try-willow:
==> flow/design.v (excerpt) <==
module Attention_top #(
    parameter INPUT_WIDTH = 8,
    parameter NUM_CODE_WIDTH = 5,
    parameter MATRIX_SIZE = 3,
    parameter ADDR_WIDTH = $clog2(MATRIX_SIZE**2<<2),
    parameter OUTPUT_WIDTH = $clog2(MATRIX_SIZE*(2**INPUT_WIDTH))-1
)(
    input clk,
    input reset_n,
    input start,
    input softmax_req,DATA_write_EN,
    input  [INPUT_WIDTH*MATRIX_SIZE-1:0] Q_INPUT,
    input [INPUT_WIDTH*MATRIX_SIZE-1:0] MATRIX_INPUT,
    output reg [MATRIX_SIZE*OUTPUT_WIDTH-1:0] Output_RESULT,
    input output_req
);
wire [ADDR_WIDTH-1:0] Q_S_addr, write_addr;
wire [MATRIX_SIZE*OUTPUT_WIDTH-1:0] QK_RESULT;
wire write_enable;
wire job_start;
wire [INPUT_WIDTH*MATRIX_SIZE*MATRIX_SIZE-1:0] MATRIX_OUTPUT;
wire [OUTPUT_WIDTH*MATRIX_SIZE-1:0] output_buffer_READ_VALUE;
wire [INPUT_WIDTH*MATRIX_SIZE-1:0] Q_S_date;
wire K_V_read_EN;
wire Q_S_read_EN;
reg output_buffer_READ_EN;
reg [ADDR_WIDTH-1:0] output_buffer_READ_ADDR;
reg [ADDR_WIDTH-1:0] output_READ_ADDR;
    Array_control #(
        .INPUT_WIDTH(INPUT_WIDTH),
        .NUM_CODE_WIDTH(NUM_CODE_WIDTH),
        .MATRIX_SIZE(MATRIX_SIZE),
        .ADDR_WIDTH(ADDR_WIDTH),
        .OUTPUT_WIDTH(OUTPUT_WIDTH)
    ) array_control_inst (
        .start(start),
        .clk(clk),
        .reset_n(reset_n),
        .buffer_input_q(Q_S_date),
        .buffer_input_k(MATRIX_OUTPUT),
        .job_start(job_start),
        .buffer_read_K_EN(K_V_read_EN),
        .buffer_read_Q_EN(Q_S_read_EN),
        .write_enable(write_enable),
        .write_addr(write_addr),
        .buffer_Q_addr(Q_S_addr),
        .QK_RESULT(QK_RESULT)
    );
    matrix_buffer #(
  ...
clock: 2.81 ns
lec_check: 0
abc_area: 1
cap_margin: 20
cell_pad_in_sites_global_placement: 2
core_margin: 2
core_utilization: 40
cts_cluster_diameter: 199
max_routing_layer: met4
slew_margin: 5
run.sh (not shown) runs the stock make flow with config.mk's settings and CLKGATE_MAP_FILE=.
Although it ran to completion, try-willow produced a layout that fails the final checks because of negative setup slack.
## Diff of input files: try-amber against try-willow
- MAX_ROUTING_LAYER changed from met4 to met5
- CORE_ASPECT_RATIO newly set to 0.91
- CELL_PAD_IN_SITES_DETAIL_PLACEMENT newly set to 2
- SETUP_SLACK_MARGIN newly set to 0.64
- TNS_END_PERCENT newly set to 10
- MIN_ROUTING_LAYER newly set to met2
- CORE_MARGIN changed from 2 to 6
- CTS_CLUSTER_DIAMETER changed from 199 to 152
Findings:
Final checks on try-amber, whose flow otherwise completed, came back failing, citing negative setup slack.
The final wirelength reported for try-amber is greater than that of try-willow by 51%.
Cmp try-amber and try-willow / count of placed standard cells in the final layout, fillers left out / higher: try-amber
The buffer and inverter count on the worst path number comes out higher for try-willow vs try-amber.
On largest net degree at the start of global routing, the lower figure sits with try-amber, not try-willow.
Between try-willow and try-amber, maximum frequency decreased.
Relative to try-amber, the following input files were edited for try-garnet:
- a deleted CELL_PAD_IN_SITES_GLOBAL_PLACEMENT that had been 2
- a change of CORE_MARGIN from 6 to 2
- a deleted TNS_END_PERCENT that had been 10
- a deleted MAX_ROUTING_LAYER that had been met5
- an added CTS_CLUSTER_SIZE of 77
- a change of SLEW_MARGIN from 5 to 20
- a deleted CTS_CLUSTER_DIAMETER that had been 152
- a deleted MIN_ROUTING_LAYER that had been met2
- a change of CORE_UTILIZATION from 40 to 67
- a deleted CORE_ASPECT_RATIO that had been 0.91
- a deleted CELL_PAD_IN_SITES_DETAIL_PLACEMENT that had been 2
- a deleted SETUP_SLACK_MARGIN that had been 0.64
- a change of the clock period (ns, I/O delays scaled along) from 2.81 to 2.09
--- outcome ---
- try-garnet did not run to completion, as it errored out during global routing.
- The die of try-garnet is smaller than the one used in try-amber.
- The higher floorplan die width came out of try-amber.
- On effective utilization at floorplan: between try-garnet and try-amber, it ends up lower for try-amber.
- Synthesized-area fraction occupied by ao, oa, aoi and oai cells came out exactly the same in try-garnet and try-amber.
- In try-garnet relative to try-amber, HPWL after detailed placement had gone down by more than 10%.
- Comparing try-garnet against try-amber, there is no change at all in synthesized chip area reported by yosys.
- Measured against each other, try-garnet and try-amber differ in number of cells in the design after placement, the higher figure coming from try-amber.
- In try-garnet relative to try-amber, height of the die had gone down by more than 10%.
- try-garnet vs. try-amber: row count shows a reduction of 25; worst slack after detailed placement down 480 ps.


Attention_top again, from the RTL that the note above started with.
Settings: LEC_CHECK=0, ABC_AREA=1, CAP_MARGIN=20, CORE_ASPECT_RATIO=1.39, CORE_MARGIN=2, CORE_UTILIZATION=72, CTS_CLUSTER_DIAMETER=397, CTS_CLUSTER_SIZE=98, PLACE_DENSITY=0.4, SETUP_SLACK_MARGIN=0.29, SLEW_MARGIN=20; clock period 2.53 ns.
The starting point ended with an error in global routing (5_1_grt) (GRT-0232).
==> next run, changes <==
- ABC_AREA: 1 -> default
- CORE_ASPECT_RATIO: 1.39 -> default
- CORE_UTILIZATION: 72 -> 40
- CTS_CLUSTER_DIAMETER: 397 -> default
- CTS_CLUSTER_SIZE: 98 -> default
- PLACE_DENSITY: 0.4 -> default
- SETUP_SLACK_MARGIN: 0.29 -> default
- clock period: 2.53 -> 7.29 ns (I/O delays scaled with it)
What happened: The changed run produced a clean layout. Synthesized area barely changes. Synthesized cell count is lower by about a fifth. Die size climbs by well over a third.
==> next run, changes <==
- CORE_UTILIZATION: 40 -> 72
- CTS_CLUSTER_DIAMETER: default -> 381
- SETUP_SLACK_MARGIN: default -> -0.21
- clock period: 7.29 -> 2.73 ns (I/O delays scaled with it)
=> With this change the flow completed, yet does not pass: setup timing. Count of clock-buffer cells in the layout came out lower by 34. Wire length came out higher by 61%. Maximum frequency came out higher by 23%. Core utilization came out higher by 45 points. Power came out higher to 3.3 times its value. Sequential power came out higher to 2.8 times its value. Sequential share of layout area came out lower by 4.5 points. Setup slack degrades by 3.7 ns. Cell count came out lower by about 1.8%. Global-route usage came out higher by 26 points. Synthesized cell count stays the same.
==> next run, changes <==
- ABC_AREA: default -> 1
- CORE_UTILIZATION: 72 -> 62
- CTS_CLUSTER_DIAMETER: 381 -> default
- SETUP_SLACK_MARGIN: -0.21 -> default
- clock period: 2.73 -> 2.3 ns (I/O delays scaled with it)
What happened: The new run finished but fails on setup timing. Fmax grows by about 25%. Via count increases by about 1.6%. Wire length decreases by about 9%. Power climbs by 13%. Register-to-register slack improves by 0.33 ns. Count of clock-buffer cells in the layout rose by 2. Synthesized cell count climbs by 24%. Utilization goes down by 7.3 points. Worst setup slack gets better by 0.33 ns. Area after synthesis barely changes.


Starting RTL as in the previous note.
Settings: LEC_CHECK=0, ABC_AREA=1, CAP_MARGIN=15, CELL_PAD_IN_SITES_DETAIL_PLACEMENT=1, CELL_PAD_IN_SITES_GLOBAL_PLACEMENT=3, CORE_MARGIN=2, CORE_UTILIZATION=49, CTS_CLUSTER_SIZE=69, HOLD_SLACK_MARGIN=0.11, MAX_ROUTING_LAYER=met4, MIN_ROUTING_LAYER=met1, PLACE_DENSITY=0.68, SETUP_SLACK_MARGIN=1.32, SLEW_MARGIN=30, TNS_END_PERCENT=5; clock period 4.53 ns.
The baseline died in 3_1_place_gp_skip_io (GPL-0301).
Next try:
==> flow/config.mk (replaced) <==
export PLATFORM = sky130hd
export DESIGN_NAME = Attention_top
export DESIGN_NICKNAME = Attention_top
export VERILOG_FILES = /design/flow/design.v
export SDC_FILE = /design/flow/constraint.sdc
export NUM_CORES = 4
export LEC_CHECK = 0
export CAP_MARGIN = 20
export CORE_MARGIN = 2
export CORE_UTILIZATION = 52
export SLEW_MARGIN = 20
==> flow/constraint.sdc (replaced) <==
create_clock -name core_clock -period 2.53 [get_ports {clk}]
set_input_delay 0.5060 -clock core_clock [delete_from_list [all_inputs] [get_ports {clk}]]
set_output_delay 0.5060 -clock core_clock [all_outputs]
set_load 0.01 [all_outputs]
Effect: Now the flow completed, yet does not pass: setup timing. Die size is lower by a few percent. Synthesized area stays flat. Synthesized cell count is lower by about a fifth.
Next try:
--- a/flow/config.mk
+++ b/flow/config.mk
@@ -7,0 +8 @@
+export ABC_AREA = 1
@@ -10 +11,3 @@
-export CORE_UTILIZATION = 52
+export CORE_UTILIZATION = 70
+export CTS_CLUSTER_DIAMETER = 230
+export CTS_CLUSTER_SIZE = 37
==> flow/constraint.sdc (replaced) <==
create_clock -name core_clock -period 2.09 [get_ports {clk}]
set_input_delay 0.4180 -clock core_clock [delete_from_list [all_inputs] [get_ports {clk}]]
set_output_delay 0.4180 -clock core_clock [all_outputs]
set_load 0.01 [all_outputs]
Effect: Now the flow failed in 5_1_grt with GRT-0232; die area falls by 25%; synthesized cell count goes up by 24%; area after synthesis barely changes.
Next try:
--- a/flow/config.mk
+++ b/flow/config.mk
@@ -11,3 +11 @@
-export CORE_UTILIZATION = 70
-export CTS_CLUSTER_DIAMETER = 230
-export CTS_CLUSTER_SIZE = 37
+export CORE_UTILIZATION = 62
==> flow/constraint.sdc (replaced) <==
create_clock -name core_clock -period 2.53 [get_ports {clk}]
set_input_delay 0.5060 -clock core_clock [delete_from_list [all_inputs] [get_ports {clk}]]
set_output_delay 0.5060 -clock core_clock [all_outputs]
set_load 0.01 [all_outputs]
Now the flow finished but failed the layout checks on setup timing. Die area rose by 13%. Area after synthesis does not change. Synthesized cell count is unchanged.


Starting RTL as in the previous note.
==> flow/config.mk <==
export PLATFORM = sky130hd
export DESIGN_NAME = Attention_top
export DESIGN_NICKNAME = Attention_top
export VERILOG_FILES = /design/flow/design.v
export SDC_FILE = /design/flow/constraint.sdc
export NUM_CORES = 4
export LEC_CHECK = 0
export ABC_AREA = 1
export CAP_MARGIN = 20
export CORE_ASPECT_RATIO = 1.39
export CORE_MARGIN = 2
export CORE_UTILIZATION = 72
export CTS_CLUSTER_DIAMETER = 397
export CTS_CLUSTER_SIZE = 98
export PLACE_DENSITY = 0.4
export SETUP_SLACK_MARGIN = 0.29
export SLEW_MARGIN = 20
==> flow/constraint.sdc <==
create_clock -name core_clock -period 2.48 [get_ports {clk}]
set_input_delay 0.4960 -clock core_clock [delete_from_list [all_inputs] [get_ports {clk}]]
set_output_delay 0.4960 -clock core_clock [all_outputs]
set_load 0.01 [all_outputs]
The baseline failed in global routing (5_1_grt).
Rerun with:
Settings changed: CAP_MARGIN 20 to 0, CORE_ASPECT_RATIO 1.39 to unset, CTS_CLUSTER_DIAMETER 397 to 355, CTS_CLUSTER_SIZE 98 to 96, SETUP_SLACK_MARGIN 0.29 to unset.
Clock period 2.48 ns to 2.31 ns, I/O delays scaled along.
What happened:
- The changed run never finished: it broke off in global routing (5_1_grt), error ODB-0269
- die size stays flat
- synthesized cell count is unchanged
- area after synthesis is unchanged
Rerun with:
Settings changed: ABC_AREA 1 to unset, CAP_MARGIN 0 to 20, CTS_CLUSTER_DIAMETER 355 to unset, CTS_CLUSTER_SIZE 96 to 21, PLACE_DENSITY 0.4 to unset, SETUP_SLACK_MARGIN set to 0.38.
Clock period 2.31 ns to 3.43 ns, I/O delays scaled along.
Result: The changed run went through all stages and came out clean. Area after synthesis barely changes. Die area stays flat. Synthesized cell count falls by 19%.
Rerun with:
Settings changed: CTS_CLUSTER_SIZE 21 to unset, PLACE_DENSITY set to 0.37, SETUP_SLACK_MARGIN 0.38 to -0.21.
Clock period 3.43 ns to 2.75 ns, I/O delays scaled along.
Effect:
- This time the run ran to the end with violations: negative setup slack
- global-route usage goes up by 4.6 points
- non-clock buffer count rose by 384
- sequential power rises by about 25%
- clock skew is higher by 0.027 ns
- count of clock-buffer cells in the layout drops by 7
- worst setup slack gets worse by 0.66 ns
- synthesized area does not change
- via count came out higher by about 8%
Power is estimated from default activity; no workload was simulated.
